--- design/flow/config.mk ---
export PLATFORM = sky130hd
export DESIGN_NAME = cache
export DESIGN_NICKNAME = cache
export VERILOG_FILES = /design/flow/design.v
export SDC_FILE = /design/flow/constraint.sdc
export NUM_CORES = 4
export LEC_CHECK = 0
export CAP_MARGIN = 20
export CELL_PAD_IN_SITES_DETAIL_PLACEMENT = 0
export CELL_PAD_IN_SITES_GLOBAL_PLACEMENT = 0
export CORE_MARGIN = 2
export CORE_UTILIZATION = 72
export CTS_CLUSTER_SIZE = 43
export GPL_ROUTABILITY_DRIVEN = 1
export GPL_TIMING_DRIVEN = 1
export PLACE_DENSITY_LB_ADDON = 0.0
export SLEW_MARGIN = 20
export TNS_END_PERCENT = 65
--- design/flow/constraint.sdc ---
create_clock -name core_clock -period 4.05 [get_ports {clk}]
set_input_delay 0.8100 -clock core_clock [delete_from_list [all_inputs] [get_ports {clk}]]
set_output_delay 0.8100 -clock core_clock [all_outputs]
set_load 0.01 [all_outputs]
--- design/flow/design.v ---
module mux2 #(parameter width = 16)
(
input sel,
input [width-1:0] a, b,
output logic [width-1:0] f
);
always_comb
begin
if (sel == 0)
f = a;
else
f = b;
end
endmodule
module mux4 #(parameter width = 16)
(
input [1:0] sel,
input [width-1:0] a, b, c, d,
output logic [width-1:0] f
);
always_comb
begin
if (sel == 2'b00)
f = a;
else if (sel == 2'b01)
f = b;
else if (sel == 2'b10)
f = c;
else
f = d;
end
endmodule
module register #(parameter width = 16)
(
    input clk,
    input load,
    input [width-1:0] in,
    output logic [width-1:0] out
);
logic [width-1:0] data;
always_ff @(posedge clk)
begin
    if (load)
    begin
        data <= in;
    end
end
always_comb
begin
    out = data;
end
endmodule
module array #(parameter width = 128, parameter has_reset = 0)
(
    input clk,
    input rst,
    input write,
    input logic [2:0] index,
    input [width-1:0] datain,
    output logic [width-1:0] dataout
);
logic [width-1:0] data [7:0];
always_ff @(posedge clk)
begin
    if (has_reset && rst)
    begin
        for (int i = 0; i < 8; i++)
        begin
            data[i] <= '0;
        end
    end
    else if (write == 1)
    begin
        data[index] <= datain;
    end
end
assign dataout = data[index];
endmodule
module cpudatainmux
(
	input [15:0] cpu_sel,
	input logic [127:0] dat_o_cpu,
	input logic [127:0] dat_i_cpu,
	output logic [127:0] cpudatainmux_out
);
mux2 #(.width (8)) cpudatainmux0
(
	.sel(cpu_sel[0]),
	.a(dat_o_cpu[7:0]), 
	.b(dat_i_cpu[7:0]),
	.f(cpudatainmux_out[7:0])
);
mux2 #(.width (8)) cpudatainmux1
(
	.sel(cpu_sel[1]),
	.a(dat_o_cpu[15:8]), 
	.b(dat_i_cpu[15:8]),
	.f(cpudatainmux_out[15:8])
);
mux2 #(.width (8)) cpudatainmux2
(
	.sel(cpu_sel[2]),
	.a(dat_o_cpu[23:16]), 
	.b(dat_i_cpu[23:16]),
	.f(cpudatainmux_out[23:16])
);
mux2 #(.width (8)) cpudatainmux3
(
	.sel(cpu_sel[3]),
	.a(dat_o_cpu[31:24]), 
	.b(dat_i_cpu[31:24]),
	.f(cpudatainmux_out[31:24])
);
mux2 #(.width (8)) cpudatainmux4
(
	.sel(cpu_sel[4]),
	.a(dat_o_cpu[39:32]), 
	.b(dat_i_cpu[39:32]),
	.f(cpudatainmux_out[39:32])
);
mux2 #(.width (8)) cpudatainmux5
(
	.sel(cpu_sel[5]),
	.a(dat_o_cpu[47:40]), 
	.b(dat_i_cpu[47:40]),
	.f(cpudatainmux_out[47:40])
);
mux2 #(.width (8)) cpudatainmux6
(
	.sel(cpu_sel[6]),
	.a(dat_o_cpu[55:48]), 
	.b(dat_i_cpu[55:48]),
	.f(cpudatainmux_out[55:48])
);
mux2 #(.width (8)) cpudatainmux7
(
	.sel(cpu_sel[7]),
	.a(dat_o_cpu[63:56]), 
	.b(dat_i_cpu[63:56]),
	.f(cpudatainmux_out[63:56])
);
mux2 #(.width (8)) cpudatainmux8
(
	.sel(cpu_sel[8]),
	.a(dat_o_cpu[71:64]), 
	.b(dat_i_cpu[71:64]),
	.f(cpudatainmux_out[71:64])
);
mux2 #(.width (8)) cpudatainmux9
(
	.sel(cpu_sel[9]),
	.a(dat_o_cpu[79:72]), 
	.b(dat_i_cpu[79:72]),
	.f(cpudatainmux_out[79:72])
);
mux2 #(.width (8)) cpudatainmux10
(
	.sel(cpu_sel[10]),
	.a(dat_o_cpu[87:80]), 
	.b(dat_i_cpu[87:80]),
	.f(cpudatainmux_out[87:80])
);
mux2 #(.width (8)) cpudatainmux11
(
	.sel(cpu_sel[11]),
	.a(dat_o_cpu[95:88]), 
	.b(dat_i_cpu[95:88]),
	.f(cpudatainmux_out[95:88])
);
mux2 #(.width (8)) cpudatainmux12
(
	.sel(cpu_sel[12]),
	.a(dat_o_cpu[103:96]), 
	.b(dat_i_cpu[103:96]),
	.f(cpudatainmux_out[103:96])
);
mux2 #(.width (8)) cpudatainmux13
(
	.sel(cpu_sel[13]),
	.a(dat_o_cpu[111:104]), 
	.b(dat_i_cpu[111:104]),
	.f(cpudatainmux_out[111:104])
);
mux2 #(.width (8)) cpudatainmux14
(
	.sel(cpu_sel[14]),
	.a(dat_o_cpu[119:112]), 
	.b(dat_i_cpu[119:112]),
	.f(cpudatainmux_out[119:112])
);
mux2 #(.width (8)) cpudatainmux15
(
	.sel(cpu_sel[15]),
	.a(dat_o_cpu[127:120]), 
	.b(dat_i_cpu[127:120]),
	.f(cpudatainmux_out[127:120])
);
endmodule
module cache_datapath
(
    input clk,
    input rst,
    input logic [15:0] adr_i_cpu_in,
	 input way0_write,
	 input v0_write,
	 input v0_in,
	 input dirty0_write,
	 input dirty0_in,
	 input way1_write,
	 input v1_write,
	 input v1_in,
	 input dirty1_write,
	 input dirty1_in,
	 input lru_write,
	 input lru_in,
	 output logic lru_out,
	 input datainmux_sel,
	 input memaddrmux_sel,
	 output logic dirty,
	 output logic hit,
	 output logic hit0,
	 output logic [127:0] dat_o_cpu,
	 input [15:0] cpu_sel,
	 input logic [127:0] dat_i_cpu_in,
	 output logic [127:0] dat_o_mem,
	 output logic [15:0] adr_o_mem,
	 input logic [127:0] dat_i_mem,
	 input load_mar,
	 input load_mdr,
	 input reginmux_sel,
	 input addrregmux_sel
);
logic [127:0] datainmux_out;
logic [127:0] data0_out;
logic [8:0] tag0_out;
logic valid0_out;
logic dirty0_out;
logic comp0_out;
logic [127:0] data1_out;
logic [8:0] tag1_out;
logic [8:0] tagmux_out;
logic valid1_out;
logic dirty1_out;
logic comp1_out;
logic hit1;
logic [15:0] write_back_addr;
logic [127:0] cpudatainmux_out;
logic [15:0] memaddrmux_out;
logic [127:0] memdatamux_out;
logic [15:0] adr_i_cpu;
logic [127:0] dat_i_cpu;
logic [15:0] mar_in;
logic [15:0] mar_out;
assign hit0 = (adr_i_cpu_in[15:7] == tag0_out) & valid0_out;
assign hit1 = (adr_i_cpu_in[15:7] == tag1_out) & valid1_out;
assign hit = hit0 | hit1;
assign write_back_addr = {tagmux_out,adr_i_cpu_in[6:4],4'b0000};
assign adr_o_mem = mar_out;
array #(.width(128)) data0
(
    .clk(clk),
    .rst(rst),
    .write(way0_write),
    .index(adr_i_cpu[6:4]),
    .datain(datainmux_out),
    .dataout(data0_out)
);
array #(.width(9)) tag0
(
    .clk(clk),
    .rst(rst),
    .write(way0_write),
    .index(adr_i_cpu[6:4]),
    .datain(adr_i_cpu[15:7]),
    .dataout(tag0_out)
);
array #(.width(1), .has_reset(1)) valid0
(
    .clk(clk),
    .rst(rst),
    .write(v0_write),
    .index(adr_i_cpu[6:4]),
    .datain(v0_in),
    .dataout(valid0_out)
);
array #(.width(1), .has_reset(1)) dirty0
(
    .clk(clk),
    .rst(rst),
    .write(dirty0_write),
    .index(adr_i_cpu[6:4]),
    .datain(dirty0_in),
    .dataout(dirty0_out)
);
array #(.width(128)) data1
(
    .clk(clk),
    .rst(rst),
    .write(way1_write),
    .index(adr_i_cpu[6:4]),
    .datain(datainmux_out),
    .dataout(data1_out)
);
array #(.width(9)) tag1
(
    .clk(clk),
    .rst(rst),
    .write(way1_write),
    .index(adr_i_cpu[6:4]),
    .datain(adr_i_cpu[15:7]),
    .dataout(tag1_out)
);
array #(.width(1), .has_reset(1)) valid1
(
    .clk(clk),
    .rst(rst),
    .write(v1_write),
    .index(adr_i_cpu[6:4]),
    .datain(v1_in),
    .dataout(valid1_out)
);
array #(.width(1), .has_reset(1)) dirty1
(
    .clk(clk),
    .rst(rst),
    .write(dirty1_write),
    .index(adr_i_cpu[6:4]),
    .datain(dirty1_in),
    .dataout(dirty1_out)
);
array #(.width(1), .has_reset(1)) lru
(
    .clk(clk),
    .rst(rst),
    .write(lru_write),
    .index(adr_i_cpu[6:4]),
    .datain(lru_in),
    .dataout(lru_out)
);
mux2 #(.width (128)) cpudatamux
(
	.sel(hit0),
	.a(data1_out), 
	.b(data0_out),
	.f(dat_o_cpu)
);
mux2 #(.width (128)) memdatamux
(
	.sel(lru_out),
	.a(data0_out), 
	.b(data1_out),
	.f(dat_o_mem)
);
mux2 #(.width (9)) tagmux
(
	.sel(lru_out),
	.a(tag0_out), 
	.b(tag1_out),
	.f(tagmux_out)
);
mux2 #(.width (1)) dirtymux
(
	.sel(lru_out),
	.a(dirty0_out), 
	.b(dirty1_out),
	.f(dirty)
);
mux2 #(.width (128)) datainmux
(
	.sel(datainmux_sel),
	.a(dat_i_mem), 
	.b(cpudatainmux_out),
	.f(datainmux_out)
);
cpudatainmux cpudatainmux1
(
	.cpu_sel,
	.dat_o_cpu,
	.dat_i_cpu,
	.cpudatainmux_out
);
assign dat_i_cpu = dat_i_cpu_in;
register #(.width(16)) mar
(
    .clk(clk),
    .load(load_mar),
    .in(mar_in),
    .out(mar_out)
);
mux2 #(.width (16)) addrregmux
(
	.sel(addrregmux_sel),
	.a(adr_i_cpu_in), 
	.b(mar_out),
	.f(adr_i_cpu)
);
mux2 #(.width (16)) reginmux
(
	.sel(reginmux_sel),
	.a(adr_i_cpu_in), 
	.b(write_back_addr),
	.f(mar_in)
);
endmodule
module cache_control
(
	 input clk,
	 input rst,
	 output logic way0_write,
	 output logic v0_write,
	 output logic v0_in,
	 output logic dirty0_write,
	 output logic dirty0_in,
	 output logic way1_write,
	 output logic v1_write,
	 output logic v1_in,
	 output logic dirty1_write,
	 output logic dirty1_in,
	 output logic lru_write,
	 output logic lru_in,
	 input lru_out,
	 output logic datainmux_sel,
	 output logic memaddrmux_sel,
	 input dirty,
	 input hit,
	 input hit0,
	 input mem_ack,
	 input mem_rty,
	 output logic mem_cyc,
	 output logic mem_stb,
	 output logic mem_we,
	 input cpu_cyc,
	 input cpu_stb,
	 input cpu_we,
	 output logic cpu_ack,
	 output logic load_mdr,
	 output logic reginmux_sel,
	 output logic addrregmux_sel,
	 output logic load_mar
);
localparam [1:0] hit_idle   = 2'd0,
                 allocate   = 2'd1,
                 write_back = 2'd2,
                 strobe     = 2'd3;
logic [1:0] state, next_states;
always_comb
begin : state_actions
	 way0_write = 1'b0;
	 v0_write = 1'b0;
	 v0_in = 1'b0;
	 dirty0_write= 1'b0;
	 dirty0_in= 1'b0;
	 way1_write = 1'b0;
	 v1_write= 1'b0;
	 v1_in= 1'b0;
	 dirty1_write= 1'b0;
	 dirty1_in= 1'b0;
	 lru_write= 1'b0;
	 lru_in = 1'b0;
	 datainmux_sel= 1'b0;
	 memaddrmux_sel= 1'b0;
	 mem_cyc = 1'b0;
	 mem_stb = 1'b0;
	 mem_we = 1'b0;
	 cpu_ack = 1'b0;
	load_mdr = (cpu_cyc & cpu_stb);
	addrregmux_sel = 1'b0;
	 case(state)
		hit_idle: begin
			if (cpu_cyc & cpu_stb  & hit ) begin
				if (hit0) begin
					lru_in = 1;
					lru_write = 1;
				end
				else begin
					lru_in = 0;
					lru_write = 1;
				end
				if (cpu_we) begin
					datainmux_sel = 1;
					if(hit0) begin
						way0_write = 1;
						v0_write = 1;
						v0_in = 1;
						dirty0_write= 1;
						dirty0_in= 1;
					end
					else begin
						way1_write = 1;
						v1_write = 1;
						v1_in = 1;
						dirty1_write= 1;
						dirty1_in= 1;
					end
				end
				cpu_ack = 1'b1;
			end
		end
		allocate: begin
			mem_cyc = 1;
			mem_stb = 1;
			mem_we = 0;
			addrregmux_sel = 1;
			if(lru_out == 0) begin
				way0_write = 1;
				v0_write = 1;
				v0_in = 1;
				dirty0_write= 1;
				dirty0_in= 0;
			end
			else begin
				way1_write = 1;
				v1_write = 1;
				v1_in = 1;
				dirty1_write= 1;
				dirty1_in= 0;
			end
		end
		write_back: begin
		addrregmux_sel = 1;
			memaddrmux_sel = 1;
			mem_we = 1;
			mem_cyc = 1;
			mem_stb = 1;
		end
		strobe: begin
			mem_cyc = 0;
			mem_stb = 0;
		end
		default:  ;
	endcase
end
always_comb
begin : next_state_logic
	  next_states = state;
	  reginmux_sel = 0;
	  load_mar = 0;
	  case(state)
		hit_idle:	
			if(cpu_cyc & cpu_stb) begin
					if(hit == 1) next_states = hit_idle;
						else begin 
							load_mar = 1;
							if(dirty == 0) 
							begin
								next_states = allocate;
							end
							else 
							begin
								next_states = write_back;
								reginmux_sel = 1;
							end
						end
			end
		allocate: if (mem_ack == 0) next_states = allocate;
						else next_states = hit_idle;
		write_back: if (mem_ack == 0) next_states = write_back;
						else next_states = strobe;
		strobe: begin
			load_mar = 1;
			next_states = allocate;
		end
	endcase
end
always_ff @(posedge clk)
begin: next_state_assignment
	 if (rst)
		state <= hit_idle;
	 else
		state <= next_states;
end
endmodule
module cache
(
    input clk,
    input rst,
    input  [11:0]  cpu_adr,
    input  [127:0] cpu_dat_m,
    input  [15:0]  cpu_sel,
    input          cpu_cyc,
    input          cpu_stb,
    input          cpu_we,
    output [127:0] cpu_dat_s,
    output         cpu_ack,
    output         cpu_rty,
    output [11:0]  mem_adr,
    output [127:0] mem_dat_m,
    output [15:0]  mem_sel,
    output         mem_cyc,
    output         mem_stb,
    output         mem_we,
    input  [127:0] mem_dat_s,
    input          mem_ack,
    input          mem_rty
);
logic way0_write;
logic v0_write;
logic v0_in;
logic dirty0_write;
logic dirty0_in;
logic way1_write;
logic v1_write;
logic v1_in;
logic dirty1_write;
logic dirty1_in;
logic lru_write;
logic lru_in;
logic lru_out;
logic datainmux_sel;
logic memaddrmux_sel;
logic dirty;
logic hit;
logic hit0;
logic load_mar;
logic load_mdr;
logic [15:0] adr_i_cpu;
logic [15:0] adr_o_mem;
logic reginmux_sel;
logic addrregmux_sel;
assign cpu_rty = cpu_stb & cpu_cyc & (!cpu_ack);
assign adr_i_cpu = {cpu_adr,4'b0000};
assign mem_sel = 16'b1111111111111111;
assign mem_adr = adr_o_mem[15:4];
cache_control cache_controller
(
	 .clk(clk),
	 .rst(rst),
	 .way0_write,
	 .v0_write,
	 .v0_in,
	 .dirty0_write,
	 .dirty0_in,
	 .way1_write,
	 .v1_write,
	 .v1_in,
	 .dirty1_write,
	 .dirty1_in,
	 .lru_write,
	 .lru_in,
	 .lru_out,
	 .datainmux_sel,
	 .memaddrmux_sel,
	 .dirty,
	 .hit,
	 .hit0,
	 .mem_ack,
	 .mem_rty,
	 .mem_cyc,
	 .mem_stb,
	 .mem_we,
	 .cpu_cyc,
	 .cpu_stb,
	 .cpu_we,
	 .cpu_ack,
	 .load_mar,
	 .load_mdr,
	 .reginmux_sel,
	 .addrregmux_sel
);
cache_datapath cache_datapath1
(
    .clk(clk),
    .rst(rst),
    .adr_i_cpu_in(adr_i_cpu),
	 .way0_write,
	 .v0_write,
	 .v0_in,
	 .dirty0_write,
	 .dirty0_in,
	 .way1_write,
	 .v1_write,
	 .v1_in,
	 .dirty1_write,
	 .dirty1_in,
	 .lru_write,
	 .lru_in,
	 .lru_out,
	 .datainmux_sel,
	 .memaddrmux_sel,
	 .dirty,
	 .hit,
	 .hit0,
	 .dat_o_cpu(cpu_dat_s),
	 .cpu_sel,
	 .dat_i_cpu_in(cpu_dat_m),
	 .dat_o_mem(mem_dat_m),
	 .adr_o_mem,
	 .dat_i_mem(mem_dat_s),
	 .load_mar,
	 .load_mdr,
	 .reginmux_sel,
	 .addrregmux_sel
);
endmodule
--- design/flow/run.sh ---
#!/bin/bash
# the make line also repeats each setting of config.mk as NAME=value (left out here)
make -C /OpenROAD-flow-scripts/flow DESIGN_CONFIG=/design/flow/config.mk WORK_HOME=/design/flow/orfs CLKGATE_MAP_FILE= finish
==> Changelog: implementation, run 1 <==
### Physical design

* Mapped Area at 0.1017 mm^2
* Placed wire-length estimate at 257100 um
* CTS root buf: clkbuf_16
* EDFF count, synth at 2228
* DP Area at about 0.12 mm^2
* Ys cells at 8550
* Max Root-Sink Buffers at 3
* Logic family by area: AND-OR/OR-AND gates
* CTS Hold Bufs at 0
* Mux frac, synth at 0.02322
* Adder-cell share of the synthesized area at 0
* Commonest flop: edfxtp_1
* Clk sinks at ~2.2k
* TritonCTS Buffers at approximately 210
* Rows at around 140
* Largest type area fraction at 0.6577
* CTS HTree Levels at 4
* Yosys aoi share at 0.1432
* CORE AREA at ~0.14 mm^2
* Fp_density at 0.7273
* DIE HEIGHT at 379.9 um
* Run Error: [ERROR GRT-0232] Routing congestion too high. Check the congestion heatmap in the GUI.
* Synth cell count leaders: nor2_1 (2360), edfxtp_1 (2228), nand2_1 (501), a22oi_1 (442), clkbuf_1 (419)
* Yosys chip area at 0.1017 mm^2
* Leading area contributor after synthesis: edfxtp_1
* Die Width at between 300 and 400 um
* Exit stage: 5_1_grt
* Syn_area_per_cell at about 12 um^2
* Ys flops at roughly 2.2k
* Tot GR Track Use at 0.8528
* Placer congestion estimate at about 0.97
* Chip area at 0.1443 mm^2
* Top area cell types: edfxtp_1 (66%), nor2_1 (8.7%), a22oi_1 (3.3%)
* Unique cell types at approximately 76
* Outcome: aborted with a tool error
* Sequential area share after synthesis at 0.6616
* Yosys xor share at 0.001365
* Synth Warn # at 10
* Synth top cell by count: nor2_1
* I/O pins at 580
* Post-Syn Instances at around 8.6k
* Ys async rst share at 0
* Grt total ovfl at 9
* Area fraction in and, or, nand and nor cells at 0.1246
* Port Buf Inserts at approximately 560
## repair_timing
item | in CTS
resized | 666
pin swaps | 60
gates cloned | 29
buffers inserted | 120
endpoints found under the setup margin | 4692
## through the flow
stage | cells | worst slack (ns)
floorplan | 8565 | -1.472
global placement | 11410 | -1.459
detailed placement | 11410 | -1.557
CTS | 11950 | -1.188
## routing by layer
metal | GRT overflow | GRT usage
met3 | 0 | 0.7681
met1 | 1 | 0.8471
met2 | 2 | 0.9597
met5 | 0 | 0.4917
met4 | 6 | 0.8541
==> inputs of run 2 (changes only) <==
CELL_PAD_IN_SITES_DETAIL_PLACEMENT = default   (was 0)
CELL_PAD_IN_SITES_GLOBAL_PLACEMENT = default   (was 0)
CORE_UTILIZATION = 40   (was 72)
CTS_CLUSTER_SIZE = default   (was 43)
GPL_ROUTABILITY_DRIVEN = default   (was 1)
GPL_TIMING_DRIVEN = default   (was 1)
PLACE_DENSITY = 0.6   (was default)
PLACE_DENSITY_LB_ADDON = default   (was 0.0)
SETUP_SLACK_MARGIN = 0.2   (was default)
TNS_END_PERCENT = default   (was 65)
clock period = 7.5 ns   (was 4.05 ns; I/O delays follow)
==> run 2 against run 1 <==
  * Die area rose by 79%
  * Area after synthesis did not move
  * Now clean on timing, DRC and antenna
  * Synthesized cell count did not move
==> Changelog: implementation, run 2 <==
### Physical design

* Initial antenna violation count at 7
* Power Total at ~0.028 W
* Clk sinks at 2248 (unchanged)
* Worst path most repeated cell: buf_12
* WL final at a little under 400000 um
* Final hold violations at 0
* Logic power comb at around 0.0026 W
* Critical Path Max Stage Delay at just over 0.6 ns
* Max Cap Viol at 0
* Ys cells at 8550 (unchanged)
* Non-filler cells, final at between 10k and 15k
* Ys flops at 2248 (unchanged)
* CTS root buf: clkbuf_16 (unchanged)
* Max VDD drop at 0.2026 mV
* Placed insts at 12.04k (was 11.41k)
* Peak fanout along the critical path at 38
* Leading area contributor after synthesis: edfxtp_1 (unchanged)
* Leak at 45.03 nW
* Min Hold Slack at between 0.4 and 0.5 ns
* Area fraction in and, or, nand and nor cells at 0.1246 (unchanged)
* Flop pwr share at 0.492
* Pwr top: sequential cells
* Worst hold stages at 2
* Kind of cell adding the most delay to the critical path: buffers and inverters
* Worst EP arrival at roughly 5.7 ns
* Largest type area fraction at 0.6577 (unchanged)
* CORE AREA at 0.2535 mm^2 (was 0.1399 mm^2)
* F_max at 0.1399 GHz
* Mapped Area at 0.1017 mm^2 (unchanged)
* Switch Pwr at just under 0.007 W
* Rows at 185 (was 137)
* Worst Setup Start Kind: input pin
* Worst-Margin Slew at about 1.2 ns
* Clk latency late pin at approximately 0.91 ns
* Synth Warn # at 10 (unchanged)
* Clk pwr at roughly 0.011 W
* Fin Clk Skew at approximately 0.038 ns
* Setup crit start: cpu_adr[0]
* Largest net degree at the start of global routing at 139
* R2R Path Start: cache_controller.state[3]$_DFF_P_
* Final nets at 9197
* Starting DRT DRC Count at roughly 12k
* Sequential area share after synthesis at 0.6616 (unchanged)
* DRT antenna net count at 0
* Pins Over Slew Limit at 0
* Via density per instance at 6.273
* CP endpoint kind: output pin
* Internal reg-to-reg setup slack at 1.34 ns
* Tot GR Track Use at 0.2974
* Fin crit share at 0.9528
* Logic family by area: AND-OR/OR-AND gates (unchanged)
* DRC Markers at 0
* Wire length per cell at ~32 um
* TritonCTS Buffers at 225 (was 212)
* Outcome: finished clean (was aborted with a tool error)
* Comb pwr share at 0.095
* Ys async rst share at 0 (unchanged)
* CP Class: input pin to output pin
* Mux frac, synth at 0.02322 (unchanged)
* I/O pins at 580 (unchanged)
* Fp_density at 0.4014 (was 0.7273)
* Yosys xor share at 0.001365 (unchanged)
* R2R depth at 16
* Hold path endpoint: cache_datapath1.valid1.data[3]$_DFF_P_
* Clock network power share at 0.412
* CTS tree: yes
* P_seq at 0.0137 W
* Placer congestion estimate at 0.8312 (was 0.9708)
* Yosys aoi share at 0.1432 (unchanged)
* CTS Hold Bufs at 0 (unchanged)
* Slew HR at 0.1988
* First-pass GRT wire length at between 500000 and 600000 um
* Filler cells at about 22k
* Post-Syn Instances at 8550 (unchanged)
* Tool warning count at roughly 48
* Via count of the first global-routing pass at 76.02k
* Commonest flop: edfxtp_1 (unchanged)
* EDFF count, synth at 2228 (unchanged)
* Worst Min Path Start: cache_datapath1.valid1.data[3]$_DFF_P_
* Synth top cell by count: nor2_1 (unchanged)
* Via Count at 78.20k
* Worst r2r dst: cache_datapath1.data0.data[6][109]$_SDFFCE_PN0P_
* P&R area growth vs syn at 18.49%
* First drt pass iteration count at 8
* Worst-path cell chain: clkdlybuf4s50_1 > o21ai_2 > nand2_4 > buf_12 > a211oi_1 > or4_1 > xor2_1 > o211ai_4 > nor3_4 > buf_12 > buf_12 > nor2_1 > a21oi_1 > clkdlybuf4s50_1
* Worst-path clk slew at 0.06 ns
* Setup TNS at 0 ns
* Critical Path RT at 6.00 ns
* Buffer-and-inverter tally for the worst setup path at 5
* Synth cell count leaders: nor2_1 (2360), edfxtp_1 (2228), nand2_1 (501), a22oi_1 (442), clkbuf_1 (419) (unchanged)
* Crit path capture: cpu_dat_s[49]
* CTS HTree Levels at 4 (unchanged)
* Max Root-Sink Buffers at 3 (unchanged)
* Final setup viols at 0
* Chip area at 0.2584 mm^2 (was 0.1443 mm^2)
* Placed wire-length estimate at 217400 um (was 257100 um)
* Yosys chip area at 0.1017 mm^2 (unchanged)
* Stages on worst setup path at 14
* Adder-cell share of the synthesized area at 0 (unchanged)
* Int Pwr at between 0.02 and 0.025 W
* Unique cell types at 76 (unchanged)
* Worst min-delay path class: flip-flop to flip-flop
* PD cells at around 230 mW/mm^2
* Grt total ovfl at 0
* Top area cell types: edfxtp_1 (66%), nor2_1 (8.7%), a22oi_1 (3.3%) (unchanged)
* Sw frac at 0.2459
* Syn_area_per_cell at 11.90 um^2 (unchanged)
* Critical-path top delay cell: clkdlybuf4s50_1
* Port Buf Inserts at 562 (unchanged)
* Die Width at 508.3 um (was 379.9 um)
* RSZ-0062 raised after global routing: false
* Minimum clock period at 7.146 ns
* DIE HEIGHT at 508.3 um (was 379.9 um)
-- run 2: layer usage --
metal / vias to the layer above / wire, um / track usage
met4: 0 / 16040 / 0.1143
met5: - / 0 / 0
li1: 32380 / - / -
met2: 5514 / 179200 / 0.4666
met1: 39510 / 150700 / 0.4015
met3: 802 / 48510 / 0.06744
-- run 2: final cells by class --
class	count	area, um^2	area share
Sequential cell	2248	67300	0.5584
Inverter	166	738.2	0.006124
Tap cell	3366	4212	0.03494
Clock buffer	275	5922	0.04913
Clock inverter	145	1489	0.01235
Multi-Input combinational cell	5267	30420	0.2524
Antenna cell	1	2.502	0.00002076
Timing Repair Buffer	998	10450	0.08665
-- run 2: stage by stage --
| stage | utilization | setup slack [ns] | instance area, um^2 |
|---|---|---|---|
| after global placement | 0.4448 | 0.2280 | 112700 |
| after global routing | 0.4756 | 0.2049 | 120500 |
| final | 0.4756 | 0.3540 | 120500 |
| after floorplan | - | 0.3097 | 101800 |
| after CTS | 0.4746 | 0.2113 | 120300 |
| after detailed placement | 0.4452 | 0.2042 | 112800 |
-- run 2: repair_timing --
item / 4_1_cts / 5_1_grt
pin swaps: 0 / 1
setup buffers: 3 / 3
cloned: 1 / 0
endpoints found under the setup margin: 2 / 26
resized: 2 / 2
==> inputs of run 3 (changes only) <==
CORE_UTILIZATION = 66   (was 40)
CTS_CLUSTER_SIZE = 64   (was default)
PLACE_DENSITY = default   (was 0.6)
SETUP_SLACK_MARGIN = 1.07   (was 0.2)
clock period = 4.0 ns   (was 7.5 ns; I/O delays follow)
==> run 3 against run 2 <==
  * Now fails the layout checks on setup timing
  * Combinational power grew to 2.5 times the previous value
  * Wire length increased by 5.4%
  * Cell area grew 9.7%
  * Final cell count down 2.5%
  * Clock power grew 75%
  * Critical endpoint is now mem_dat_m[16]
  * Largest power group unchanged
==> Changelog: implementation, run 3 <==
### Physical design

* Largest net degree at the start of global routing at 105 (was 139)
* Final hold violations at 0 (unchanged)
* Worst Setup Start Kind: flip-flop (was input pin)
* Mapped Area at 0.1017 mm^2 (unchanged)
* Clk latency late pin at 0.89 ns (was 0.91 ns)
* CP Class: flip-flop to output pin (was input pin to output pin)
* Worst min-delay path class: input pin to flip-flop (was flip-flop to flip-flop)
* Top area cell types: edfxtp_1 (66%), nor2_1 (8.7%), a22oi_1 (3.3%) (unchanged)
* DRT antenna net count at 0 (unchanged)
* Yosys xor share at 0.001365 (unchanged)
* Ys async rst share at 0 (unchanged)
* Clk sinks at 2248 (unchanged)
* Switch Pwr at 0.01318 W (was 0.006825 W)
* Critical-path top delay cell: o221ai_1 (was clkdlybuf4s50_1)
* Final setup viols at 4703 (was 0)
* Grt total ovfl at 0 (unchanged)
* Int Pwr at 0.03909 W (was 0.02093 W)
* Commonest flop: edfxtp_1 (unchanged)
* Comb pwr share at 0.127 (was 0.095)
* Outcome: finished with violations (was finished clean)
* Via Count at 88.62k (was 78.20k)
* CORE AREA at 0.1535 mm^2 (was 0.2535 mm^2)
* Flop pwr share at 0.490 (was 0.492)
* Peak fanout along the critical path at 17 (was 38)
* Area fraction in and, or, nand and nor cells at 0.1246 (unchanged)
* DIE HEIGHT at 396.6 um (was 508.3 um)
* Fp_density at 0.6627 (was 0.4014)
* Setup crit start: cache_controller.state[0]$_DFF_P_ (was cpu_adr[0])
* Unique cell types at 76 (unchanged)
* Rows at 144 (was 185)
* Largest type area fraction at 0.6577 (unchanged)
* I/O pins at 580 (unchanged)
* F_max at between 0.15 and 0.2 GHz
* Ys cells at 8550 (unchanged)
* Post-Syn Instances at 8550 (unchanged)
* First drt pass iteration count at 12 (was 8)
* CTS tree: yes (unchanged)
* Tot GR Track Use at 0.5041 (was 0.2974)
* TritonCTS Buffers at 216 (was 225)
* Port Buf Inserts at 562 (unchanged)
* EDFF count, synth at 2228 (unchanged)
* Filler cells at 7203 (was 22.31k)
* Sequential area share after synthesis at 0.6616 (unchanged)
* Wire length per cell at 34.20 um (was 31.64 um)
* Post-route setup slack at -1.239 ns (was 0.3540 ns)
* DP Area at 0.1206 mm^2 (was 0.1128 mm^2)
* Worst Min Path Start: cpu_adr[2] (was cache_datapath1.valid1.data[3]$_DFF_P_)
* First-pass GRT wire length at 572500 um (was 554000 um)
* Yosys aoi share at 0.1432 (unchanged)
* Sw frac at 0.2522 (was 0.2459)
* Syn_area_per_cell at 11.90 um^2 (unchanged)
* Worst EP arrival at 4.44 ns (was 5.65 ns)
* Synth cell count leaders: nor2_1 (2360), edfxtp_1 (2228), nand2_1 (501), a22oi_1 (442), clkbuf_1 (419) (unchanged)
* Ys flops at 2248 (unchanged)
* P_seq at 0.0256 W (was 0.0137 W)
* Crit path capture: mem_dat_m[16] (was cpu_dat_s[49])
* Slew HR at 0.2557 (was 0.1988)
* CTS root buf: clkbuf_16 (unchanged)
* Yosys chip area at 0.1017 mm^2 (unchanged)
* Leading area contributor after synthesis: edfxtp_1 (unchanged)
* Pins Over Slew Limit at 0 (unchanged)
* Worst-path cell chain: buf_6 > or4b_4 > buf_4 > o21ai_4 > buf_6 > buf_12 > a222oi_1 > o221ai_1 > buf_4 > nor2_1 > nor2_1 > clkdlybuf4s50_1 (was clkdlybuf4s50_1 > o21ai_2 > nand2_4 > buf_12 > a211oi_1 > or4_1 > xor2_1 > o211ai_4 > nor3_4 > buf_12 > buf_12 > nor2_1 > a21oi_1 > clkdlybuf4s50_1)
* Via count of the first global-routing pass at 86.15k (was 76.02k)
* Critical Path Max Stage Delay at 0.57 ns (was 0.62 ns)
* Logic family by area: AND-OR/OR-AND gates (unchanged)
* Die Width at 396.6 um (was 508.3 um)
* Max VDD drop at 0.4130 mV (was 0.2026 mV)
* Starting DRT DRC Count at 17.50k (was 12.01k)
* Mux frac, synth at 0.02322 (unchanged)
* Worst-Margin Slew at 1.113 ns (was 1.202 ns)
* Placed insts at 11.50k (was 12.04k)
* Cell area after layout at 0.1323 mm^2 (was 0.1205 mm^2)
* Hold path endpoint: cache_datapath1.mar.data[6]$_DFFE_PP_ (was cache_datapath1.valid1.data[3]$_DFF_P_)
* Max Root-Sink Buffers at 3 (unchanged)
* Pwr top: sequential cells (unchanged)
* Synth top cell by count: nor2_1 (unchanged)
* Kind of cell adding the most delay to the critical path: buffers and inverters (unchanged)
* Adder-cell share of the synthesized area at 0 (unchanged)
* Buffer-and-inverter tally for the worst setup path at 6 (was 5)
* Logic power comb at 0.00662 W (was 0.00264 W)
* Non-filler cells, final at 12.16k (was 12.47k)
* Fin Clk Skew at 0.04548 ns (was 0.03768 ns)
* Minimum clock period at roughly 5.2 ns
* Synth Warn # at 10 (unchanged)
* R2R Path Start: cache_controller.state[0]$_DFF_P_ (was cache_controller.state[3]$_DFF_P_)
* Via density per instance at 7.290 (was 6.273)
* Initial antenna violation count at 6 (was 7)
* Leak at 52.34 nW (was 45.03 nW)
* R2R depth at 22 (was 16)
* CTS HTree Levels at 4 (unchanged)
* Internal reg-to-reg setup slack at -1.05 ns (was 1.34 ns)
* Tool warning count at 38 (was 48)
* Fin crit share at 1.310 (was 0.9528)
* SO Faults: setup timing
* WL final at 415700 um (was 394500 um)
* PD cells at 395.1 mW/mm^2 (was 230.2 mW/mm^2)
* Chip area at 0.1573 mm^2 (was 0.2584 mm^2)
* CTS Hold Bufs at 0 (unchanged)
* Placer congestion estimate at 0.9318 (was 0.8312)
* DRC Markers at 0 (unchanged)
* Worst r2r dst: cache_datapath1.data1.data[6][39]$_SDFFCE_PN0P_ (was cache_datapath1.data0.data[6][109]$_SDFFCE_PN0P_)
* Stages on worst setup path at 12 (was 14)
* Clk pwr at 0.0200 W (was 0.0114 W)
* RSZ-0062 raised after global routing: true (was false)
* Placed wire-length estimate at 244400 um (was 217400 um)
* Final nets at 10.22k (was 9197)
* Critical Path RT at 3.20 ns (was 6.00 ns)
* Clock network power share at 0.383 (was 0.412)
* CP endpoint kind: output pin (unchanged)
* P&R area growth vs syn at 30.02% (was 18.49%)
* Max Cap Viol at 0 (unchanged)
* Worst hold stages at 2 (unchanged)
* Worst-path clk slew at 0.06 ns (about the same)
==> run 3: final cells by class <==
cell class                      count  area (um^2)  area share
Clock buffer                      263         5634     0.04260
Clock inverter                    122         1086    0.008211
Inverter                          166        690.7    0.005222
Tap cell                         2044         2557     0.01933
Sequential cell                  2248        67310      0.5089
Antenna cell                       15        37.54   0.0002838
Multi-Input combinational cell   5268        31730      0.2399
Timing Repair Buffer             2029        23220      0.1756
==> run 3: what timing repair did <==
item,in CTS,in global routing
setup endpoints to repair,4733,4733
gates resized,732,464
buffers inserted,123,86
cloned,26,22
pin swaps,58,64
endpoints found under the hold margin,0,0
==> run 3: routing by layer <==
layer	global-route usage	up-vias	routed length [um]
met5	0.003387	-	99
met4	0.3471	6	34830
met3	0.1742	2256	77430
met2	0.7373	9820	178100
met1	0.6349	42080	125200
li1	-	34460	-
==> run 3: stage by stage <==
stage            util  hold slack (ns)  total power [W]  setup slack (ns)  TNS (ns)
5_1_grt        0.8614           0.3527          0.05280            -1.246  -3355.21
3_5_place_dp   0.7859           0.4408          0.03149            -1.409  -4759.97
6_report       0.8617           0.3511          0.05226            -1.239  -3222.43
3_3_place_gp   0.7859           0.4389          0.03144            -1.440  -4772.60
2_1_floorplan       -           0.4195          0.02842            -1.512  -3130.62
4_1_cts        0.8479           0.4506          0.05119            -1.124  -2569.90
==> inputs of run 4 (changes only) <==
ABC_AREA = 1   (was default)
CORE_UTILIZATION = 62   (was 66)
CTS_CLUSTER_DIAMETER = 398   (was default)
CTS_CLUSTER_SIZE = default   (was 64)
PLACE_DENSITY = 0.6   (was default)
SETUP_SLACK_MARGIN = 0.28   (was 1.07)
clock period = 2.52 ns   (was 4.0 ns; I/O delays follow)
==> run 4 against run 3 <==
  * Still fails the layout checks on setup timing
  * Count of clock-buffer cells in the layout increased by 9
  * Worst setup slack got worse by 1.0 ns
  * Final cell count increased by 7.3%
  * Global-route usage decreased by 6.8 points
  * Sequential share of layout area increased by 0.13 points
  * Non-clock buffer count decreased by 249
  * Combinational power increased by 130%
  * Critical path depth increased by 6
  * First-iteration DRC count decreased by 18%
==> Changelog: implementation, run 4 <==
### Physical design

* Outcome: finished with violations (unchanged)
* SO Faults: setup timing (unchanged)
* Ys async rst share at 0 (unchanged)
* CP Class: flip-flop to output pin (unchanged)
* Int Pwr at 0.06549 W (was 0.03909 W)
* Chip area at 0.1711 mm^2 (was 0.1573 mm^2)
* Clk latency late pin at 0.89 ns (about the same)
* Worst path most repeated cell: nor2_4
* CTS root buf: clkbuf_16 (unchanged)
* Synth top cell by count: edfxtp_1 (was nor2_1)
* Sequential area share after synthesis at 0.6471 (was 0.6616)
* Synth cell count leaders: edfxtp_1 (2228), a21oi_1 (2083), nand2_1 (1755), a22oi_1 (630), buf_2 (425) (was nor2_1 (2360), edfxtp_1 (2228), nand2_1 (501), a22oi_1 (442), clkbuf_1 (419))
* Placed wire-length estimate at 236400 um (was 244400 um)
* Comb pwr share at 0.171 (was 0.127)
* WL final at 385900 um (was 415700 um)
* Worst hold stages at 1 (was 2)
* Die Width at 413.6 um (was 396.6 um)
* Mapped Area at 0.1040 mm^2 (was 0.1017 mm^2)
* Placer congestion estimate at 0.9065 (was 0.9318)
* Largest net degree at the start of global routing at 65 (was 105)
* Logic power comb at 0.0151 W (was 0.00662 W)
* Filler cells at 10.47k (was 7203)
* Placed insts at 12.54k (was 11.50k)
* Stages on worst setup path at 18 (was 12)
* Critical-path top delay cell: clkdlybuf4s50_1 (was o221ai_1)
* Internal reg-to-reg setup slack at -1.61 ns (was -1.05 ns)
* Via density per instance at 6.743 (was 7.290)
* Adder-cell share of the synthesized area at 0 (unchanged)
* CTS Hold Bufs at 0 (unchanged)
* Setup crit start: cache_controller.state[3]$_DFF_P_ (was cache_controller.state[0]$_DFF_P_)
* DRC Markers at 0 (unchanged)
* Starting DRT DRC Count at 14.36k (was 17.50k)
* RSZ-0062 raised after global routing: true (unchanged)
* Worst-path clk slew at 0.06 ns (about the same)
* Tool warning count at 33 (was 38)
* Final nets at 10.95k (was 10.22k)
* Worst-path cell chain: nor2_4 > nand2_2 > nand2_4 > buf_12 > nand2_1 > nand3_4 > nand2_4 > nor2_4 > nor2_1 > nor2_1 > nand3_2 > nor2_4 > buf_12 > nand2_8 > buf_8 > nand2_1 > and2_1 > clkdlybuf4s50_1 (was buf_6 > or4b_4 > buf_4 > o21ai_4 > buf_6 > buf_12 > a222oi_1 > o221ai_1 > buf_4 > nor2_1 > nor2_1 > clkdlybuf4s50_1)
* Pwr top: sequential cells (unchanged)
* Final hold violations at 0 (unchanged)
* Post-route setup slack at -2.275 ns (was -1.239 ns)
* Port Buf Inserts at 562 (unchanged)
* Kind of cell adding the most delay to the critical path: simple AND/OR/NAND/NOR gates (was buffers and inverters)
* Max Root-Sink Buffers at 3 (unchanged)
* Leak at 47.97 nW (was 52.34 nW)
* Logic family by area: AND-OR/OR-AND gates (unchanged)
* CTS HTree Levels at 4 (unchanged)
* Cell area after layout at 0.1319 mm^2 (was 0.1323 mm^2)
* Pins Over Slew Limit at 0 (unchanged)
* Grt total ovfl at 0 (unchanged)
* Worst r2r dst: cache_datapath1.data1.data[7][10]$_SDFFCE_PN0P_ (was cache_datapath1.data1.data[6][39]$_SDFFCE_PN0P_)
* Synth Warn # at 10 (unchanged)
* Minimum clock period at approximately 4.8 ns
* F_max at approximately 0.21 GHz
* I/O pins at 580 (unchanged)
* CP endpoint kind: output pin (unchanged)
* Commonest flop: edfxtp_1 (unchanged)
* Area fraction in and, or, nand and nor cells at 0.1316 (was 0.1246)
* Leading area contributor after synthesis: edfxtp_1 (unchanged)
* Peak fanout along the critical path at 13 (was 17)
* Sw frac at 0.2592 (was 0.2522)
* Max Cap Viol at 0 (unchanged)
* Worst-Margin Slew at 0.7874 ns (was 1.113 ns)
* Yosys xor share at 0 (was 0.001365)
* Via Count at 87.93k (was 88.62k)
* Flop pwr share at 0.464 (was 0.490)
* Wire length per cell at 29.59 um (was 34.20 um)
* Non-filler cells, final at 13.04k (was 12.16k)
* P&R area growth vs syn at 26.86% (was 30.02%)
* Largest type area fraction at 0.6432 (was 0.6577)
* DP Area at 0.1228 mm^2 (was 0.1206 mm^2)
* EDFF count, synth at 2228 (unchanged)
* PD cells at 670.0 mW/mm^2 (was 395.1 mW/mm^2)
* Critical Path RT at 2.02 ns (was 3.20 ns)
* Mux frac, synth at 0 (was 0.02322)
* Min Hold Slack at 0.2551 ns (was 0.3511 ns)
* Met2 wire length at 174100 um (was 178100 um)
* P_seq at 0.0410 W (was 0.0256 W)
* DIE HEIGHT at 413.6 um (was 396.6 um)
* Worst min-delay path class: input pin to flip-flop (unchanged)
* DRT antenna net count at 0 (unchanged)
* Pre-CTS WS at -1.851 ns (was -1.409 ns)
* R2R Path Start: cache_controller.state[3]$_DFF_P_ (was cache_controller.state[0]$_DFF_P_)
* Switch Pwr at 0.02292 W (was 0.01318 W)
* Final setup viols at 4733 (was 4703)
* TritonCTS Buffers at 219 (was 216)
* Syn_area_per_cell at 10.90 um^2 (was 11.90 um^2)
* Clk sinks at 2248 (unchanged)
* Slew HR at 0.4751 (was 0.2557)
* M1 WL at 128800 um (was 125200 um)
* Buffer-and-inverter tally for the worst setup path at 4 (was 6)
* Ys flops at 2248 (unchanged)
* Max VDD drop at 0.7121 mV (was 0.4130 mV)
* Clock network power share at 0.365 (was 0.383)
* CTS tree: yes (unchanged)
* Crit path capture: cpu_dat_s[122] (was mem_dat_m[16])
* R2R depth at 26 (was 22)
* Hold path endpoint: cache_datapath1.mar.data[5]$_DFFE_PP_ (was cache_datapath1.mar.data[6]$_DFFE_PP_)
* Yosys aoi share at 0.1638 (was 0.1432)
* First-pass GRT wire length at 546400 um (was 572500 um)
* Fin crit share at 1.903 (was 1.310)
* Top area cell types: edfxtp_1 (64%), a21oi_1 (10%), nand2_1 (6.3%) (was edfxtp_1 (66%), nor2_1 (8.7%), a22oi_1 (3.3%))
* Metal3 WL at 57010 um (was 77430 um)
* Critical Path Max Stage Delay at 0.53 ns (was 0.57 ns)
* Via count of the first global-routing pass at 84.19k (was 86.15k)
* Ys cells at 9543 (was 8550)
* Rows at 150 (was 144)
* Clk pwr at 0.0323 W (was 0.0200 W)
* Worst Setup Start Kind: flip-flop (unchanged)
* Post-Syn Instances at 9543 (was 8550)
* Tot GR Track Use at 0.4364 (was 0.5041)
* Worst Min Path Start: cpu_adr[1] (was cpu_adr[2])
* CORE AREA at 0.1668 mm^2 (was 0.1535 mm^2)
* Fp_density at 0.6234 (was 0.6627)
* Unique cell types at 39 (was 76)
* Yosys chip area at 0.1040 mm^2 (was 0.1017 mm^2)
* Max layer used: met5 (unchanged)
* Worst EP arrival at 4.29 ns (was 4.44 ns)
* Fin Clk Skew at 0.02543 ns (was 0.04548 ns)
* Initial antenna violation count at 3 (was 6)
* First drt pass iteration count at 8 (was 12)
## run 4: final cells by class
type                            count  area [um^2]  area share
Sequential cell                  2248        67310      0.5102
Multi-Input combinational cell   5996        31440      0.2383
Timing Repair Buffer             1780        21840      0.1655
Clock buffer                      272         5871     0.04449
Tap cell                         2204         2758     0.02090
Inverter                          414         1669     0.01265
Clock inverter                    122         1044    0.007909
Antenna cell                        3        7.507  0.00005690
## run 4: what timing repair did
action | in CTS | in global routing
cloned | 16 | 14
pin swaps | 26 | 25
gates resized | 271 | 161
buffers inserted | 53 | 24
endpoints found under the setup margin | 4745 | 4745
## run 4: metrics by stage
step | utilization | power [W] | setup TNS, ns
after floorplan | - | 0.04831 | -5593.72
after global placement | 0.7359 | 0.05595 | -7282.68
after detailed placement | 0.7359 | 0.05607 | -7572.38
after CTS | 0.7849 | 0.08773 | -5839.55
after global routing | 0.7908 | 0.09036 | -7258.19
final | 0.7908 | 0.08841 | -6680.20
## run 4: metal layers
| layer | vias up | track usage |
|---|---|---|
| li1 | 36920 | - |
| met1 | 41940 | 0.5740 |
| met2 | 7674 | 0.6768 |
| met3 | 1386 | 0.1044 |
| met4 | 4 | 0.2318 |
| met5 | - | 0 |
==> inputs of run 5 (changes only) <==
ABC_AREA = default   (was 1)
CELL_PAD_IN_SITES_DETAIL_PLACEMENT = 0   (was default)
CELL_PAD_IN_SITES_GLOBAL_PLACEMENT = 0   (was default)
CORE_UTILIZATION = 64   (was 62)
CTS_CLUSTER_DIAMETER = default   (was 398)
CTS_CLUSTER_SIZE = 43   (was default)
GPL_ROUTABILITY_DRIVEN = 1   (was default)
GPL_TIMING_DRIVEN = 1   (was default)
PLACE_DENSITY = default   (was 0.6)
PLACE_DENSITY_LB_ADDON = 0.0   (was default)
SETUP_SLACK_MARGIN = 1.13   (was 0.28)
TNS_END_PERCENT = 65   (was default)
clock period = 4.0 ns   (was 2.52 ns; I/O delays follow)
==> run 5 against run 4 <==
  * Still fails the layout checks on setup timing
  * Area after synthesis is 2.2% lower
  * Cell area fell by 0.41%
  * Non-clock buffer count is 183 higher
  * Critical endpoint is now mem_dat_m[44]
  * Largest cell class unchanged
  * Largest power group unchanged
==> Changelog: implementation, run 5 <==
### Physical design

* Outcome: finished with violations (unchanged)
* SO Faults: setup timing (unchanged)
* CTS tree: yes (unchanged)
* Max Root-Sink Buffers at 3 (unchanged)
* P&R area growth vs syn at 29.17% (was 26.86%)
* Fin crit share at 1.350 (was 1.903)
* CP Class: flip-flop to output pin (unchanged)
* Initial antenna violation count at 9 (was 3)
* Int Pwr at 0.03899 W (was 0.06549 W)
* Stages on worst setup path at 14 (was 18)
* Critical-path top delay cell: clkdlybuf4s50_1 (unchanged)
* Adder-cell share of the synthesized area at 0 (unchanged)
* Sw frac at 0.2522 (was 0.2592)
* Logic power comb at 0.00656 W (was 0.0151 W)
* Slew HR at 0.2774 (was 0.4751)
* Placer congestion estimate at 0.9466 (was 0.9065)
* RSZ-0062 raised after global routing: true (unchanged)
* PD cells at 396.8 mW/mm^2 (was 670.0 mW/mm^2)
* Worst r2r dst: cache_datapath1.data0.data[0][87]$_SDFFCE_PN0P_ (was cache_datapath1.data1.data[7][10]$_SDFFCE_PN0P_)
* Tot GR Track Use at 0.4716 (was 0.4364)
* Ys flops at 2248 (unchanged)
* Sequential area share after synthesis at 0.6616 (was 0.6471)
* Worst Min Path Start: cpu_adr[1] (unchanged)
* Max VDD drop at 0.4780 mV (was 0.7121 mV)
* Mapped Area at 0.1017 mm^2 (was 0.1040 mm^2)
* Logic family by area: AND-OR/OR-AND gates (unchanged)
* CORE AREA at 0.1582 mm^2 (was 0.1668 mm^2)
* R2R Path Start: cache_datapath1.mar.data[5]$_DFFE_PP_ (was cache_controller.state[3]$_DFF_P_)
* Pins Over Slew Limit at 0 (unchanged)
* Clk pwr at 0.0200 W (was 0.0323 W)
* Worst-path cell chain: or2_1 > inv_4 > o31a_1 > buf_12 > buf_6 > nor2_4 > buf_12 > clkbuf_16 > clkbuf_16 > a22o_1 > a221oi_1 > o221ai_1 > mux2_2 > clkdlybuf4s50_1 (was nor2_4 > nand2_2 > nand2_4 > buf_12 > nand2_1 > nand3_4 > nand2_4 > nor2_4 > nor2_1 > nor2_1 > nand3_2 > nor2_4 > buf_12 > nand2_8 > buf_8 > nand2_1 > and2_1 > clkdlybuf4s50_1)
* Switch Pwr at 0.01315 W (was 0.02292 W)
* Flop pwr share at 0.491 (was 0.464)
* Comb pwr share at 0.126 (was 0.171)
* Commonest flop: edfxtp_1 (unchanged)
* Synth top cell by count: nor2_1 (was edfxtp_1)
* EDFF count, synth at 2228 (unchanged)
* Post-route setup slack at -1.401 ns (was -2.275 ns)
* Pre-CTS WS at -1.731 ns (was -1.851 ns)
* Tool warning count at 35 (was 33)
* DP Area at 0.1206 mm^2 (was 0.1228 mm^2)
* Crit path capture: mem_dat_m[44] (was cpu_dat_s[122])
* Critical Path RT at 3.20 ns (was 2.02 ns)
* Peak fanout along the critical path at 14 (was 13)
* Setup TNS at -3337.24 ns (was -6680.20 ns)
* Via Count at 87.01k (was 87.93k)
* R2R depth at 20 (was 26)
* Max Cap Viol at 0 (unchanged)
* Fin Clk Skew at 0.04929 ns (was 0.02543 ns)
* Cell area after layout at 0.1314 mm^2 (was 0.1319 mm^2)
* Mux frac, synth at 0.02322 (was 0)
* DRC Markers at 0 (unchanged)
* Final setup viols at 4704 (was 4733)
* CTS HTree Levels at 4 (unchanged)
* DIE HEIGHT at 402.7 um (was 413.6 um)
* Die Width at 402.7 um (was 413.6 um)
* Yosys aoi share at 0.1432 (was 0.1638)
* Rows at 146 (was 150)
* Internal reg-to-reg setup slack at -1.29 ns (was -1.61 ns)
* Unique cell types at 76 (was 39)
* Ys async rst share at 0 (unchanged)
* Worst-path clk slew at 0.07 ns (was 0.06 ns)
* Largest type area fraction at 0.6577 (was 0.6432)
* Worst EP arrival at 4.60 ns (was 4.29 ns)
* Critical Path Max Stage Delay at 0.49 ns (was 0.53 ns)
* Worst hold stages at 1 (unchanged)
* CTS root buf: clkbuf_16 (unchanged)
* Synth cell count leaders: nor2_1 (2360), edfxtp_1 (2228), nand2_1 (501), a22oi_1 (442), clkbuf_1 (419) (was edfxtp_1 (2228), a21oi_1 (2083), nand2_1 (1755), a22oi_1 (630), buf_2 (425))
* Leading area contributor after synthesis: edfxtp_1 (unchanged)
* Port Buf Inserts at 562 (unchanged)
* Clk latency late pin at 0.89 ns (about the same)
* CTS Hold Bufs at 0 (unchanged)
* Leak at 51.76 nW (was 47.97 nW)
* P_seq at 0.0256 W (was 0.0410 W)
* TritonCTS Buffers at 215 (was 219)
* F_max at 0.1852 GHz
* Largest net degree at the start of global routing at 104 (was 65)
* Wire length per cell at 33.57 um (was 29.59 um)
* Fp_density at 0.6431 (was 0.6234)
* Kind of cell adding the most delay to the critical path: buffers and inverters (was simple AND/OR/NAND/NOR gates)
* Starting DRT DRC Count at 16.24k (was 14.36k)
* Worst-Margin Slew at 1.080 ns (was 0.7874 ns)
* CP endpoint kind: output pin (unchanged)
* Worst Setup Start Kind: flip-flop (unchanged)
* Worst min-delay path class: input pin to flip-flop (unchanged)
* Synth Warn # at 10 (unchanged)
* Post-Syn Instances at 8550 (was 9543)
* Via density per instance at 7.175 (was 6.743)
* Via count of the first global-routing pass at 83.50k (was 84.19k)
* Pwr top: sequential cells (unchanged)
* DRT antenna net count at 0 (unchanged)
* Buffer-and-inverter tally for the worst setup path at 7 (was 4)
* Minimum clock period at ~5.4 ns
* Final hold violations at 0 (unchanged)
* Hold path endpoint: cache_datapath1.mar.data[5]$_DFFE_PP_ (unchanged)
* I/O pins at 580 (unchanged)
* Setup crit start: cache_controller.state[3]$_DFF_P_ (unchanged)
* Clk sinks at 2248 (unchanged)
* WL final at 407100 um (was 385900 um)
* First drt pass iteration count at 10 (was 8)
* Clock network power share at 0.383 (was 0.365)
* Chip area at 0.1622 mm^2 (was 0.1711 mm^2)
* Yosys xor share at 0.001365 (was 0)
* Top area cell types: edfxtp_1 (66%), nor2_1 (8.7%), a22oi_1 (3.3%) (was edfxtp_1 (64%), a21oi_1 (10%), nand2_1 (6.3%))
* First-pass GRT wire length at 554900 um (was 546400 um)
* Grt total ovfl at 0 (unchanged)
* Final nets at 10.15k (was 10.95k)
* Ys cells at 8550 (was 9543)
* Area fraction in and, or, nand and nor cells at 0.1246 (was 0.1316)
* Yosys chip area at 0.1017 mm^2 (was 0.1040 mm^2)
* Placed wire-length estimate at 244400 um (was 236400 um)
* Syn_area_per_cell at 11.90 um^2 (was 10.90 um^2)
[run 5: layout make-up]
type | instances | area [um^2]
fillers | 8505 | 26790
well taps | 2072 | 2592
clock buffers | 264 | 5607
inverters | 166 | 685.7
multi-input cells | 5268 | 31460
flip-flops and latches | 2248 | 67310
diodes | 15 | 37.54
clock inverters | 131 | 1194
repair buffers | 1963 | 22520
[run 5: stage by stage]
| stage | utilization | hold WS, ns | total power, W | instances |
|---|---|---|---|---|
| floorplan | - | 0.4195 | 0.02842 | 8565 |
| global placement | 0.7624 | 0.4356 | 0.03143 | 11520 |
| detailed placement | 0.7624 | 0.4432 | 0.03147 | 11520 |
| CTS | 0.8132 | 0.4525 | 0.05092 | 11970 |
| global route | 0.8304 | 0.3523 | 0.05280 | 12110 |
| finish | 0.8307 | 0.3674 | 0.05214 | 12130 |
[run 5: repair_timing]
action | in CTS | in global routing
pin swaps | 20 | 67
gates cloned | 10 | 32
endpoints found under the setup margin | 4733 | 4734
buffers inserted | 51 | 107
gates resized | 364 | 586
[run 5: layer usage]
layer	vias to the layer above	global-route usage	wire length (um)
met3	1866	0.1449	73400
met5	-	0	195
met1	41620	0.6063	126400
li1	34340	-	-
met2	9175	0.7096	177600
met4	12	0.2848	29500
==> inputs of run 6 (changes only) <==
CAP_MARGIN = 10   (was 20)
CELL_PAD_IN_SITES_DETAIL_PLACEMENT = 1   (was 0)
CELL_PAD_IN_SITES_GLOBAL_PLACEMENT = default   (was 0)
CORE_ASPECT_RATIO = 0.9   (was default)
CORE_UTILIZATION = 68   (was 64)
CTS_CLUSTER_DIAMETER = 48   (was default)
CTS_CLUSTER_SIZE = 83   (was 43)
GPL_ROUTABILITY_DRIVEN = 0   (was 1)
GPL_TIMING_DRIVEN = default   (was 1)
MAX_ROUTING_LAYER = met5   (was default)
MIN_ROUTING_LAYER = met1   (was default)
PLACE_DENSITY_LB_ADDON = 0.03   (was 0.0)
SETUP_SLACK_MARGIN = 0.15   (was 1.13)
TNS_END_PERCENT = default   (was 65)
clock period = 4.45 ns   (was 4.0 ns; I/O delays follow)
==> run 6 against run 5 <==
  * The run now fails in 3_5_place_dp
  * Die area shrank 5.8%
  * Synthesized cell count stayed put
  * Area after synthesis is the same
==> Changelog: implementation, run 6 <==
### Physical design

* Unique cell types at 76 (unchanged)
* Chip area at 0.1527 mm^2 (was 0.1622 mm^2)
* Die Width at 411.7 um (was 402.7 um)
* Post-Syn Instances at 8550 (unchanged)
* Ys async rst share at 0 (unchanged)
* CORE AREA at 0.1484 mm^2 (was 0.1582 mm^2)
* Mapped Area at 0.1017 mm^2 (unchanged)
* Largest type area fraction at 0.6577 (unchanged)
* I/O pins at 580 (unchanged)
* Yosys xor share at 0.001365 (unchanged)
* Rows at 134 (was 146)
* Mux frac, synth at 0.02322 (unchanged)
* EDFF count, synth at 2228 (unchanged)
* Port Buf Inserts at 562 (unchanged)
* Top area cell types: edfxtp_1 (66%), nor2_1 (8.7%), a22oi_1 (3.3%) (unchanged)
* DIE HEIGHT at 370.9 um (was 402.7 um)
* Ys cells at 8550 (unchanged)
* Synth cell count leaders: nor2_1 (2360), edfxtp_1 (2228), nand2_1 (501), a22oi_1 (442), clkbuf_1 (419) (unchanged)
* Logic family by area: AND-OR/OR-AND gates (unchanged)
* Area fraction in and, or, nand and nor cells at 0.1246 (unchanged)
* Syn_area_per_cell at 11.90 um^2 (unchanged)
* Leading area contributor after synthesis: edfxtp_1 (unchanged)
* Synth top cell by count: nor2_1 (unchanged)
* Yosys chip area at 0.1017 mm^2 (unchanged)
* Commonest flop: edfxtp_1 (unchanged)
* Synth Warn # at 10 (unchanged)
* Sequential area share after synthesis at 0.6616 (unchanged)
* Yosys aoi share at 0.1432 (unchanged)
* Outcome: aborted with a tool error (was finished with violations)
* Ys flops at 2248 (unchanged)
* Fp_density at 0.6856 (was 0.6431)
* Exit stage: 3_5_place_dp
* Adder-cell share of the synthesized area at 0 (unchanged)
* Run Error: [ERROR DPL-0033] detailed placement checks failed during check placement.
## run 6: per-stage QoR
| step | area [um^2] | std cells | setup slack (ns) |
|---|---|---|---|
| global placement | 120900 | 11430 | -1.160 |
| floorplan | 102000 | 8565 | -1.152 |
==> inputs of run 7 (changes only) <==
ABC_AREA = 1   (was default)
CAP_MARGIN = 40   (was 10)
CELL_PAD_IN_SITES_GLOBAL_PLACEMENT = 1   (was default)
CORE_ASPECT_RATIO = default   (was 0.9)
CORE_UTILIZATION = 67   (was 68)
CTS_CLUSTER_DIAMETER = 138   (was 48)
CTS_CLUSTER_SIZE = default   (was 83)
GPL_ROUTABILITY_DRIVEN = 1   (was 0)
GPL_TIMING_DRIVEN = 1   (was default)
MAX_ROUTING_LAYER = default   (was met5)
PLACE_DENSITY_LB_ADDON = 0.01   (was 0.03)
SETUP_SLACK_MARGIN = 0.31   (was 0.15)
SLEW_MARGIN = 40   (was 20)
TNS_END_PERCENT = 65   (was default)
clock period = 6.95 ns   (was 4.45 ns; I/O delays follow)
==> run 7 against run 6 <==
  * The flow stops in 4_1_cts
  * Area after synthesis up 2.2%
  * Synthesized cell count up 12%
  * Die area up 3.7%
==> Changelog: implementation, run 7 <==
### Physical design

* Yosys chip area at 0.1040 mm^2 (was 0.1017 mm^2)
* Synth top cell by count: edfxtp_1 (was nor2_1)
* Ys async rst share at 0 (unchanged)
* EDFF count, synth at 2228 (unchanged)
* Exit stage: 4_1_cts (was 3_5_place_dp)
* Placed wire-length estimate at around 270000 um
* Ys flops at 2248 (unchanged)
* Leading area contributor after synthesis: edfxtp_1 (unchanged)
* Synth cell count leaders: edfxtp_1 (2228), a21oi_1 (2083), nand2_1 (1755), a22oi_1 (630), buf_2 (425) (was nor2_1 (2360), edfxtp_1 (2228), nand2_1 (501), a22oi_1 (442), clkbuf_1 (419))
* Ys cells at 9543 (was 8550)
* Top area cell types: edfxtp_1 (64%), a21oi_1 (10%), nand2_1 (6.3%) (was edfxtp_1 (66%), nor2_1 (8.7%), a22oi_1 (3.3%))
* Placer congestion estimate at 0.8868
* DIE HEIGHT at 398.0 um (was 370.9 um)
* CORE AREA at 0.1540 mm^2 (was 0.1484 mm^2)
* Area fraction in and, or, nand and nor cells at 0.1316 (was 0.1246)
* Yosys aoi share at 0.1638 (was 0.1432)
* Adder-cell share of the synthesized area at 0 (unchanged)
* Syn_area_per_cell at 10.90 um^2 (was 11.90 um^2)
* Die Width at 398.0 um (was 411.7 um)
* Post-Syn Instances at 9543 (was 8550)
* Unique cell types at 39 (was 76)
* DP Area at between 0.1 and 0.15 mm^2
* Rows at 144 (was 134)
* Run Error: [ERROR DPL-0033] detailed placement checks failed during check placement. (unchanged)
* Port Buf Inserts at 562 (unchanged)
* Outcome: aborted with a tool error (unchanged)
* Sequential area share after synthesis at 0.6471 (was 0.6616)
* Fp_density at 0.6752 (was 0.6856)
* Largest type area fraction at 0.6432 (was 0.6577)
* Commonest flop: edfxtp_1 (unchanged)
* I/O pins at 580 (unchanged)
* Synth Warn # at 10 (unchanged)
* Chip area at 0.1584 mm^2 (was 0.1527 mm^2)
* Mapped Area at 0.1040 mm^2 (was 0.1017 mm^2)
* Mux frac, synth at 0 (was 0.02322)
* Yosys xor share at 0 (was 0.001365)
* Logic family by area: AND-OR/OR-AND gates (unchanged)
-- run 7: metrics by stage --
stage                       util  std cells  worst slack, ns  setup TNS (ns)
after floorplan                -       9558           0.4088               0
after detailed placement  0.7243      11520        -0.009247       -0.009247
after global placement    0.7218      11500           0.2743               0
==> inputs of run 8 (changes only) <==
ABC_AREA = default   (was 1)
CAP_MARGIN = 20   (was 40)
CELL_PAD_IN_SITES_DETAIL_PLACEMENT = default   (was 1)
CELL_PAD_IN_SITES_GLOBAL_PLACEMENT = default   (was 1)
CORE_UTILIZATION = 40   (was 67)
CTS_CLUSTER_DIAMETER = default   (was 138)
GPL_ROUTABILITY_DRIVEN = default   (was 1)
GPL_TIMING_DRIVEN = default   (was 1)
MIN_ROUTING_LAYER = default   (was met1)
PLACE_DENSITY = 0.6   (was default)
PLACE_DENSITY_LB_ADDON = default   (was 0.01)
SETUP_SLACK_MARGIN = 0.2   (was 0.31)
SLEW_MARGIN = 20   (was 40)
TNS_END_PERCENT = default   (was 65)
clock period = 7.2 ns   (was 6.95 ns; I/O delays follow)
==> run 8 against run 7 <==
  * Now clean on timing, DRC and antenna
  * Die area rose by 63%
  * Synthesized cell count shrank 10%
  * Area after synthesis shrank 2.2%
==> Changelog: implementation, run 8 <==
### Physical design

* Outcome: finished clean (was aborted with a tool error)
* Via density per instance at 6.304
* CORE AREA at 0.2535 mm^2 (was 0.1540 mm^2)
* Largest net degree at the start of global routing at ~140
* Fp_density at 0.4014 (was 0.6752)
* Ys async rst share at 0 (unchanged)
* Leak at between 40 and 50 nW
* Die Width at 508.3 um (was 398.0 um)
* Final hold violations at 0
* Worst r2r dst: cache_datapath1.data1.data[6][69]$_SDFFCE_PN0P_
* Crit path capture: cpu_ack
* Worst min-delay path class: flip-flop to flip-flop
* Yosys chip area at 0.1017 mm^2 (was 0.1040 mm^2)
* Logic power comb at between 0.002 and 0.003 W
* Clk pwr at approximately 0.011 W
* TritonCTS Buffers at 223
* Sw frac at 0.2504
* Final nets at around 9k
* Max VDD drop at between 0.2 and 0.25 mV
* Grt total ovfl at 0
* Mux frac, synth at 0.02322 (was 0)
* Slew HR at 0.1941
* CTS tree: yes
* Wire length per cell at approximately 32 um
* First-pass GRT wire length at ~560000 um
* Adder-cell share of the synthesized area at 0 (unchanged)
* Clk latency late pin at around 0.90 ns
* Worst-path cell chain: clkdlybuf4s50_1 > nand2b_2 > o21a_2 > buf_4 > a211oi_1 > a2111o_1 > xnor2_1 > nor3_2 > nand3_4 > o21ai_4 > nand2_2 > inv_1 > clkdlybuf4s50_1
* Via Count at 78.91k
* Largest type area fraction at 0.6577 (was 0.6432)
* Worst-path clk slew at 0.06 ns
* Pre-CTS WS at 0.03851 ns (was -0.009247 ns)
* DIE HEIGHT at 508.3 um (was 398.0 um)
* Initial antenna violation count at 11
* Starting DRT DRC Count at about 12k
* Buffer-and-inverter tally for the worst setup path at 4
* Internal reg-to-reg setup slack at between 1.5 and 2 ns
* Sequential area share after synthesis at 0.6616 (was 0.6471)
* Min Hold Slack at roughly 0.45 ns
* Chip area at 0.2584 mm^2 (was 0.1584 mm^2)
* Tot GR Track Use at 0.3004
* EDFF count, synth at 2228 (unchanged)
* Placer congestion estimate at 0.8336 (was 0.8868)
* Worst-Margin Slew at 1.209 ns
* Yosys aoi share at 0.1432 (was 0.1638)
* Ys flops at 2248 (unchanged)
* Minimum clock period at ~7 ns
* Mapped Area at 0.1017 mm^2 (was 0.1040 mm^2)
* CP endpoint kind: output pin
* Post-route setup slack at between 0.2 and 0.25 ns
* P_seq at between 0.01 and 0.015 W
* Kind of cell adding the most delay to the critical path: buffers and inverters
* CTS Hold Bufs at 0
* Max Root-Sink Buffers at 3
* R2R depth at 14
* Filler cells at approximately 22k
* Logic family by area: AND-OR/OR-AND gates (unchanged)
* Pins Over Slew Limit at 0
* Via count of the first global-routing pass at around 77k
* Worst EP arrival at between 5 and 6 ns
* First drt pass iteration count at 7
* Pwr top: sequential cells
* Switch Pwr at 0.007117 W
* RSZ-0062 raised after global routing: false
* R2R Path Start: cache_controller.state[3]$_DFF_P_
* Synth top cell by count: nor2_1 (was edfxtp_1)
* Setup TNS at 0 ns
* DRT antenna net count at 0
* Leading area contributor after synthesis: edfxtp_1 (unchanged)
* Rows at 185 (was 144)
[run 8: area by class of cell]
| class | count | area share |
|---|---|---|
| tap | 3366 | 0.03485 |
| timing repair buffer | 1048 | 0.09203 |
| inverter | 166 | 0.005870 |
| clock buffer | 278 | 0.04806 |
| multi-input combinational | 5268 | 0.2525 |
| sequential | 2248 | 0.5569 |
| clock inverter | 140 | 0.009670 |
| antenna | 5 | 0.0001035 |
[run 8: through the flow]
stage          cells  instance area [um^2]  total power [W]    util
2_1_floorplan   8565                101800          0.01577       -
3_3_place_gp   12070                113300          0.01718  0.4469
3_5_place_dp   12080                113400          0.01720  0.4475
4_1_cts        12500                120500          0.02831  0.4752
5_1_grt        12520                120800          0.02897  0.4768
6_report       12520                120900          0.02842  0.4768
[run 8: timing repair]
action / CTS / global route
cloned: 0 / 2
resized: 7 / 20
setup buffers: 3 / 16
setup endpoints to repair: 51 / 107
pin swaps: 1 / 4
[run 8: per-layer routing]
metal  vias up  part of all wire  global-route usage
met5         -          0.000057                   0
met3       787              0.13             0.07133
li1      32490                 -                   -
met1     39790              0.38              0.4042
met4         4             0.042              0.1192
met2      5839              0.45              0.4686
Power is estimated from default activity; no workload was simulated.
